==> inputs of try-umber <==
## ddr2_test
module ddr2_test
	(
	input  wire          clk,
	input  wire          reset,
	input  wire          writes_en,
	input  wire          reads_en,
	input  wire          calib_done, 
	output reg           ib_re,
	input  wire [31:0]   ib_data,
	input  wire [7:0]    ib_count,  
	input  wire          ib_valid,
	input  wire          ib_empty,
	output reg           ob_we,
	output reg  [31:0]   ob_data,
	input  wire [9:0]    ob_count,
	output reg           p0_rd_en_o, 
	input  wire          p0_rd_empty,
	input  wire [31:0]   p0_rd_data,
	input  wire          p0_cmd_full,
	output reg           p0_cmd_en,
	output reg  [2:0]    p0_cmd_instr,
	output reg  [29:0]   p0_cmd_byte_addr,
	output wire [5:0]    p0_cmd_bl_o, 
	input  wire          p0_wr_full,
	output reg           p0_wr_en,
	output reg  [31:0]   p0_wr_data,
	output wire [3:0]    p0_wr_mask,
	output reg [26:0]		MEMORY_COUNT  
	);
Settings: LEC_CHECK=0, ABC_AREA=1, CAP_MARGIN=20, CORE_MARGIN=2, CORE_UTILIZATION=69, CTS_CLUSTER_DIAMETER=371, CTS_CLUSTER_SIZE=100, PLACE_DENSITY=0.6, SETUP_SLACK_MARGIN=0.54, SLEW_MARGIN=20, TNS_END_PERCENT=5; clock period 2.44 ns.
run.sh (not shown) runs the stock make flow with config.mk's settings and CLKGATE_MAP_FILE=.
==> try-zinc: changes against try-umber <==
Settings changed: ABC_AREA 1 to default, CORE_ASPECT_RATIO from default to 0.5, CORE_UTILIZATION 69 to 40, CTS_CLUSTER_DIAMETER 371 to 342, CTS_CLUSTER_SIZE 100 to 94, SETUP_SLACK_MARGIN 0.54 to default, TNS_END_PERCENT 5 to 15.
==> flow/constraint.sdc (replaced) <==
create_clock -name core_clock -period 3.0 [get_ports {clk}]
set_input_delay 0.6000 -clock core_clock [delete_from_list [all_inputs] [get_ports {clk}]]
set_output_delay 0.6000 -clock core_clock [all_outputs]
set_load 0.01 [all_outputs]
==> impl_metrics.csv <==
group,metric,value,unit
logic_synthesis,synthCells,1064,
logic_synthesis,ys_seq_share,52.3,%
logic_synthesis,top_cell_area_share,30.3,%
logic_synthesis,ys_sh_aoi,11.0,%
logic_synthesis,synth_adder_area_share,1.00,%
outcome,status,"did not finish",
floorplanning,coreArea,12500,sq um
outcome,lastStage,"global routing (5_1_grt)",
floorplanning,initCoreUtil,70.0,%
logic_synthesis,ys_sh_mux,0,%
logic_synthesis,syn_area,8730,sq um
floorplanning,fp.dieW,116,um
floorplanning,die_y,116,um
placed_design,dpl.cell_count,1429,
logic_synthesis,synth_area_per_cell,8.20,sq um
placed_design,post_dp_cell_area,11000,sq um
global_route,grt_overflow,38,
outcome,tool.error,"[ERROR GRT-0232] Routing congestion too high. Check the congestion heatmap in the GUI.",
global_route,met2_usage,90.9,%
floorplanning,die_area,13600,sq um
Source of the figures above: try-umber

==> impl_metrics.csv <==
group,metric,value,unit
logic_synthesis,synthCells,827,
logic_synthesis,top_cell_area_share,31.8,%
outcome,status,"finished clean",
floorplanning,die_y,106,um
placed_design,post_dp_cell_area,10600,sq um
floorplanning,fp.dieW,208,um
global_route,grt_overflow,0,
logic_synthesis,ys_sh_aoi,9.17,%
floorplanning,coreArea,20500,sq um
logic_synthesis,synth_adder_area_share,1.06,%
global_route,met2_usage,32.5,%
floorplanning,initCoreUtil,40.6,%
logic_synthesis,synth_area_per_cell,10.0,sq um
placed_design,port-buffer-count,210,
placed_design,dpl.cell_count,1273,
logic_synthesis,ys_sh_mux,3.47,%
Source of the figures above: try-zinc


---

==> job 7825: inputs <==
==> flow/design.v <==
`timescale 1ns/1ps
module ddr2_test
	(
	input  wire          clk,
	input  wire          reset,
	input  wire          writes_en,
	input  wire          reads_en,
	input  wire          calib_done, 
	output reg           ib_re,
	input  wire [31:0]   ib_data,
	input  wire [7:0]    ib_count,  
	input  wire          ib_valid,
	input  wire          ib_empty,
	output reg           ob_we,
	output reg  [31:0]   ob_data,
	input  wire [9:0]    ob_count,
	output reg           p0_rd_en_o, 
	input  wire          p0_rd_empty,
	input  wire [31:0]   p0_rd_data,
	input  wire          p0_cmd_full,
	output reg           p0_cmd_en,
	output reg  [2:0]    p0_cmd_instr,
	output reg  [29:0]   p0_cmd_byte_addr,
	output wire [5:0]    p0_cmd_bl_o, 
	input  wire          p0_wr_full,
	output reg           p0_wr_en,
	output reg  [31:0]   p0_wr_data,
	output wire [3:0]    p0_wr_mask,
	output reg [26:0]		MEMORY_COUNT  
	);
localparam FIFO_SIZE      = 1024;
localparam BURST_LEN      = 10;   
wire        rd_fifo_afull;
reg  [29:0] cmd_byte_addr_wr, cmd_byte_addr_rd;
reg  [5:0]  burst_cnt;
reg         write_mode;
reg         read_mode;
reg         reset_d;
assign p0_cmd_bl_o = BURST_LEN - 1;
assign p0_wr_mask = 4'b0000;
always @(posedge clk) write_mode <= writes_en;
always @(posedge clk) read_mode <= reads_en;
always @(posedge clk) reset_d <= reset;
integer state;
localparam s_idle  = 0,
           s_write1 = 10,
           s_write2 = 11,
           s_write3 = 12,
           s_read1 = 20,
           s_read2 = 21,
           s_read3 = 22,
           s_read4 = 23,
			  s_writecmd0 = 30,
			  s_writecmd1 = 31,
			  s_readcmd0 = 40,
			  s_readcmd1 = 41;
always @(posedge clk) begin
	if (reset_d) begin
		state           	<= s_idle;
		burst_cnt       	<= BURST_LEN;
		cmd_byte_addr_wr  <= 0;
		cmd_byte_addr_rd  <= 0;
		p0_cmd_instr 		<= 3'b0;
		p0_cmd_byte_addr 	<= 30'b0;
		MEMORY_COUNT		<= 0;
		p0_cmd_instr 	<= 3'd0;
		p0_cmd_en 		<= 1'b0;
		p0_wr_en 		<= 1'b0;
		p0_rd_en_o 		<= 1'b0;
		ib_re 			<= 1'b0;
		ob_we 			<= 1'b0;
	end else begin
		case (state)
			s_idle: begin
				p0_cmd_en 	<= 1'b0;  
				p0_wr_en 	<= 1'b0;	
				p0_rd_en_o 	<= 1'b0;
				ib_re 		<= 1'b0;
				ob_we 		<= 1'b0;
				burst_cnt <= BURST_LEN;
				if ((p0_cmd_full == 1'b0) && (p0_cmd_en == 1'b0) && calib_done==1 && write_mode==1 && (ib_count >= BURST_LEN) && (MEMORY_COUNT<(27'd0-4*BURST_LEN))) begin
					state <= s_write1;
				end else if ((p0_cmd_full == 1'b0) && (p0_cmd_en == 1'b0) && calib_done==1 && read_mode==1 && (ob_count<(FIFO_SIZE-1-4*BURST_LEN) ) && (MEMORY_COUNT>4*BURST_LEN)) begin
					state <= s_readcmd0;
				end
			end
			s_write1: begin
				p0_wr_en <= 1'b0;					  
				ib_re <= 1'b1;
				state <= s_write2;
			end
			s_write2: begin
				ib_re <= 1'b0;
				if(ib_valid==1) begin
					p0_wr_data <= ib_data;
					burst_cnt <= burst_cnt - 1;
					state <= s_write3;
				end
			end
			s_write3: begin
				if (p0_wr_full == 1'b0) begin
					p0_wr_en   <= 1'b1;
					if (burst_cnt == 6'd0) begin
						state <= s_writecmd0;
						MEMORY_COUNT	  <= MEMORY_COUNT+4*BURST_LEN;
					end else begin
						state 			  <= s_write1;
					end
				end
			end
			s_writecmd0: begin
				p0_wr_en    	  <= 1'b0;
				p0_cmd_byte_addr <= cmd_byte_addr_wr;
				cmd_byte_addr_wr <= cmd_byte_addr_wr + 4*BURST_LEN;  
				p0_cmd_instr     <= 3'b000;
				state 			  <= s_writecmd1;
			end
			s_writecmd1: begin
				p0_cmd_en <= 1'b1;				 
				state <= s_idle;					 
			end
			s_readcmd0: begin
				p0_cmd_instr <= 3'b001;						 	 
				p0_cmd_byte_addr <= cmd_byte_addr_rd; 	 
				state <= s_readcmd1;	
			end
			s_readcmd1: begin
				p0_cmd_en <= 1'b1;					 
				state <= s_read1;	
			end
			s_read1: begin
				p0_cmd_en <= 1'b0;				  
				if (p0_rd_empty==0) begin 		  
					p0_rd_en_o  <= 1'b1;			  
					state <= s_read2;
				end
			end
			s_read2: begin
				ob_data <= p0_rd_data;		 
				p0_rd_en_o  <= 1'b0;					 	 
				state <= s_read3;
			end
			s_read3: begin
				ob_we 		  <= 1'b1;		 
				burst_cnt <= burst_cnt - 1;		 
				state <= s_read4;
			end
			s_read4: begin
				ob_we <= 1'b0;								 
				if ((burst_cnt == 6'd0)) begin 	 
					MEMORY_COUNT <= MEMORY_COUNT - 4*BURST_LEN; 			 
					cmd_byte_addr_rd	<= cmd_byte_addr_rd + 4*BURST_LEN;  
					state <= s_idle;
				end else begin
					state <= s_read1;
				end
			end
		endcase
	end
end
endmodule
==> flow/run.sh <==
#!/bin/bash
# the make line also repeats each setting of config.mk as NAME=value (left out here)
make -C /OpenROAD-flow-scripts/flow DESIGN_CONFIG=/design/flow/config.mk WORK_HOME=/design/flow/orfs CLKGATE_MAP_FILE= finish
==> flow/config.mk <==
export PLATFORM = sky130hd
export DESIGN_NAME = ddr2_test
export DESIGN_NICKNAME = ddr2_test
export VERILOG_FILES = /design/flow/design.v
export SDC_FILE = /design/flow/constraint.sdc
export NUM_CORES = 4
export LEC_CHECK = 0
export CAP_MARGIN = 20
export CORE_MARGIN = 2
export CORE_UTILIZATION = 61
export CTS_CLUSTER_DIAMETER = 363
export CTS_CLUSTER_SIZE = 35
export GPL_TIMING_DRIVEN = 1
export SETUP_SLACK_MARGIN = 0.05
export SLEW_MARGIN = 20
export TNS_END_PERCENT = 70
==> flow/constraint.sdc <==
create_clock -name core_clock -period 1.9 [get_ports {clk}]
set_input_delay 0.3800 -clock core_clock [delete_from_list [all_inputs] [get_ports {clk}]]
set_output_delay 0.3800 -clock core_clock [all_outputs]
set_load 0.01 [all_outputs]
==> job 105: changes against job 7825 <==
==> flow/config.mk (replaced) <==
export PLATFORM = sky130hd
export DESIGN_NAME = ddr2_test
export DESIGN_NICKNAME = ddr2_test
export VERILOG_FILES = /design/flow/design.v
export SDC_FILE = /design/flow/constraint.sdc
export NUM_CORES = 4
export LEC_CHECK = 0
export CAP_MARGIN = 20
export CORE_MARGIN = 2
export CORE_UTILIZATION = 40
export SETUP_SLACK_MARGIN = 0.36
export SLEW_MARGIN = 20
==> flow/constraint.sdc (replaced) <==
create_clock -name core_clock -period 1.35 [get_ports {clk}]
set_input_delay 0.2700 -clock core_clock [delete_from_list [all_inputs] [get_ports {clk}]]
set_output_delay 0.2700 -clock core_clock [all_outputs]
set_load 0.01 [all_outputs]
==> job 1771: changes against job 7825 <==
==> flow/config.mk (replaced) <==
export PLATFORM = sky130hd
export DESIGN_NAME = ddr2_test
export DESIGN_NICKNAME = ddr2_test
export VERILOG_FILES = /design/flow/design.v
export SDC_FILE = /design/flow/constraint.sdc
export NUM_CORES = 4
export LEC_CHECK = 0
export CAP_MARGIN = 20
export CORE_MARGIN = 2
export CORE_UTILIZATION = 40
export CTS_CLUSTER_DIAMETER = 156
export GPL_ROUTABILITY_DRIVEN = 0
export PLACE_DENSITY = 0.6
export SLEW_MARGIN = 20
==> flow/constraint.sdc (replaced) <==
create_clock -name core_clock -period 3.0 [get_ports {clk}]
set_input_delay 0.6000 -clock core_clock [delete_from_list [all_inputs] [get_ports {clk}]]
set_output_delay 0.6000 -clock core_clock [all_outputs]
set_load 0.01 [all_outputs]
==> comparison table <==
RSZ-0062 raised after global routing: job 105 yes; job 7825 yes; job 1771 no
Internal: job 105 8.89 mW; job 7825 6.39 mW; job 1771 4.11 mW
Number of global-route vias before repair: job 105 7,671; job 7825 7,225; job 1771 5,877
#MultiIn Comb: job 105 568; job 7825 566; job 1771 566
Well-tap cell count: job 105 270; job 7825 176; job 1771 270
Final net count: job 105 1,390; job 7825 1,189; job 1771 1,117
Average wire length per cell after detail routing: job 105 18.7 microns; job 7825 20.1 microns; job 1771 15.7 microns
Area enclosed by the die boundary: job 105 21,900 sq um; job 7825 14,600 sq um; job 1771 21,900 sq um
Maximum operating frequency: job 105 504 MHz; job 7825 503 MHz; job 1771 425 MHz
Die width: job 105 148 microns; job 7825 121 microns; job 1771 148 microns
Combinational Power: job 105 0.644 mW; job 7825 0.310 mW; job 1771 0.174 mW
Synth-to-Final Area Change: job 105 84.5%; job 7825 44.5%; job 1771 34.6%
Placer's final routability congestion estimate: job 105 0.827; job 7825 0.883; job 1771 -
Endpoints failing setup: job 105 92; job 7825 2; job 1771 0
Hold wc startpoint: job 105 reset; job 7825 reset; job 1771 state[11]$_DFF_P_
DP Area: job 105 12,600 sq um; job 7825 11,000 sq um; job 1771 10,600 sq um
Run status: job 105 failed layout checks; job 7825 failed layout checks; job 1771 finished clean
Violated checks: job 105 negative setup slack; job 7825 negative setup slack; job 1771 -
Half-perimeter wire length of the detailed placement result: job 105 17,900 microns; job 7825 16,100 microns; job 1771 14,600 microns
Gate power share: job 105 5.5%; job 7825 3.8%; job 1771 3.3%
Worst reg2reg startpoint: job 105 burst_cnt[4]$_SDFFE_PP0P_; job 7825 state[10]$_DFF_P_; job 1771 state[10]$_DFF_P_
Post-CTS setup buffer count: job 105 37; job 7825 1; job 1771 0
Top class by area: job 105 non-clock buffers; job 7825 flip-flops and latches; job 1771 flip-flops and latches
Worst-case reg-to-reg path depth: job 105 6; job 7825 7; job 1771 6
Power figures rest on the tool's default switching activity, not on a simulated workload.
